==> flow/design.v (excerpt) <==
module as2650(
	input reset,
	output [12:0] adr,
	input [7:0] dbus_in,
	output [7:0] dbus_out,
	output oeb,
	output rw,
	output opreq,
	output wrp,
	output m_io,
	output d_c,
	input sense,
	output flag,
	input clk
);
Settings: LEC_CHECK=0, CAP_MARGIN=15, CELL_PAD_IN_SITES_DETAIL_PLACEMENT=0, CELL_PAD_IN_SITES_GLOBAL_PLACEMENT=0, CORE_ASPECT_RATIO=1.08, CORE_MARGIN=2, CORE_UTILIZATION=63, CTS_CLUSTER_DIAMETER=28, HOLD_SLACK_MARGIN=-0.08, MAX_ROUTING_LAYER=met4, SETUP_SLACK_MARGIN=-0.03, SLEW_MARGIN=20, TNS_END_PERCENT=5; clock period 4.95 ns.
run.sh (not shown) runs the stock make flow with config.mk's settings and CLKGATE_MAP_FILE=.
The first run ended with an error in global routing (5_1_grt) with GRT-0116.
==> next run, changes <==
- CAP_MARGIN: 15 -> 20
- CELL_PAD_IN_SITES_DETAIL_PLACEMENT: 0 -> not set
- CELL_PAD_IN_SITES_GLOBAL_PLACEMENT: 0 -> not set
- CORE_ASPECT_RATIO: 1.08 -> not set
- CORE_UTILIZATION: 63 -> 40
- CTS_CLUSTER_DIAMETER: 28 -> not set
- HOLD_SLACK_MARGIN: -0.08 -> not set
- MAX_ROUTING_LAYER: met4 -> not set
- SETUP_SLACK_MARGIN: -0.03 -> -0.52
- TNS_END_PERCENT: 5 -> not set
- clock period: 4.95 -> 7.24 ns (I/O delays scaled with it)
Effect:
- The changed run completed without violations
- synthesized area is unchanged
- synthesized cell count stays the same
- die size increases by 56%
==> next run, changes <==
- CELL_PAD_IN_SITES_GLOBAL_PLACEMENT: not set -> 2
- CORE_UTILIZATION: 40 -> 50
- MIN_ROUTING_LAYER: not set -> met2
- SETUP_SLACK_MARGIN: -0.52 -> not set
- clock period: 7.24 -> 8.0 ns (I/O delays scaled with it)
This time the run died in global routing (5_1_grt).
Die size shrinks by 20%.
Synthesized area does not change.
Synthesized cell count stays the same.
==> next run, changes <==
- ABC_AREA: not set -> 0
- CAP_MARGIN: 20 -> 30
- CORE_MARGIN: 2 -> 9
- CTS_CLUSTER_DIAMETER: not set -> 63
- CTS_CLUSTER_SIZE: not set -> 24
- GPL_TIMING_DRIVEN: not set -> 1
- HOLD_SLACK_MARGIN: not set -> 0.24
- MIN_ROUTING_LAYER: met2 -> met1
- SLEW_MARGIN: 20 -> 30
=>
- Now the flow went through all stages and came out clean
- synthesized area is unchanged
- die size grows by 12%
- synthesized cell count stays the same


Starting RTL as in the previous note.
Settings: LEC_CHECK=0, ABC_AREA=1, CAP_MARGIN=15, CELL_PAD_IN_SITES_DETAIL_PLACEMENT=0, CELL_PAD_IN_SITES_GLOBAL_PLACEMENT=0, CORE_ASPECT_RATIO=1.93, CORE_MARGIN=2, CORE_UTILIZATION=72, CTS_CLUSTER_DIAMETER=240, CTS_CLUSTER_SIZE=14, HOLD_SLACK_MARGIN=0.17, PLACE_DENSITY_LB_ADDON=0.25, SETUP_SLACK_MARGIN=-0.03, SLEW_MARGIN=40; clock period 4.27 ns.
The first run failed in 5_1_grt.
Next try:
- ABC_AREA: 1 -> default
- CAP_MARGIN: 15 -> 20
- CELL_PAD_IN_SITES_DETAIL_PLACEMENT: 0 -> default
- CELL_PAD_IN_SITES_GLOBAL_PLACEMENT: 0 -> default
- CORE_ASPECT_RATIO: 1.93 -> default
- CORE_UTILIZATION: 72 -> 40
- CTS_CLUSTER_DIAMETER: 240 -> default
- CTS_CLUSTER_SIZE: 14 -> default
- HOLD_SLACK_MARGIN: 0.17 -> default
- PLACE_DENSITY_LB_ADDON: 0.25 -> default
- SETUP_SLACK_MARGIN: -0.03 -> default
- SLEW_MARGIN: 40 -> 20
- clock period: 4.27 -> 8.0 ns (I/O delays scaled with it)
The new run completed with no timing, DRC or antenna violations. Area after synthesis decreases by 2.8%. Synthesized cell count decreases by 20%. Die size increases by 73%.
Next try:
- clock period: 8.0 -> 4.14 ns (I/O delays scaled with it)
The changed run completed, yet does not pass: negative setup slack.
Clock skew climbs by 13 ps.
First-iteration DRC count drops by 8.2%.
Final area rose by 28%.
Global-route usage rose by 6.6 points.
Worst setup slack is worse by 1900 ps.
Synthesized cell count is unchanged.
Total power goes up by 140%.
Next try:
- CORE_UTILIZATION: 40 -> 70
- CTS_CLUSTER_SIZE: default -> 31
- clock period: 4.14 -> 4.48 ns (I/O delays scaled with it)
Outcome: With this change the flow stopped in 5_1_grt. Synthesized cell count stays the same. Synthesized area does not change. Die area is lower by 42%.
Next try:
- ABC_AREA: default -> 0
- CAP_MARGIN: 20 -> 15
- CORE_UTILIZATION: 70 -> 40
- CTS_CLUSTER_DIAMETER: default -> 321
- CTS_CLUSTER_SIZE: 31 -> default
- GPL_TIMING_DRIVEN: default -> 1
- HOLD_SLACK_MARGIN: default -> 0.19
- MAX_ROUTING_LAYER: default -> met4
- MIN_ROUTING_LAYER: default -> met2
- PLACE_DENSITY: default -> 0.86
- SLEW_MARGIN: 20 -> 30
- TNS_END_PERCENT: default -> 70
- clock period: 4.48 -> 5.57 ns (I/O delays scaled with it)
Effect: The new run never finished: it broke off in 5_1_grt. Synthesized area does not change. Synthesized cell count stays the same. Die area increases by well over a third.
Power and IR drop assume default switching activity.
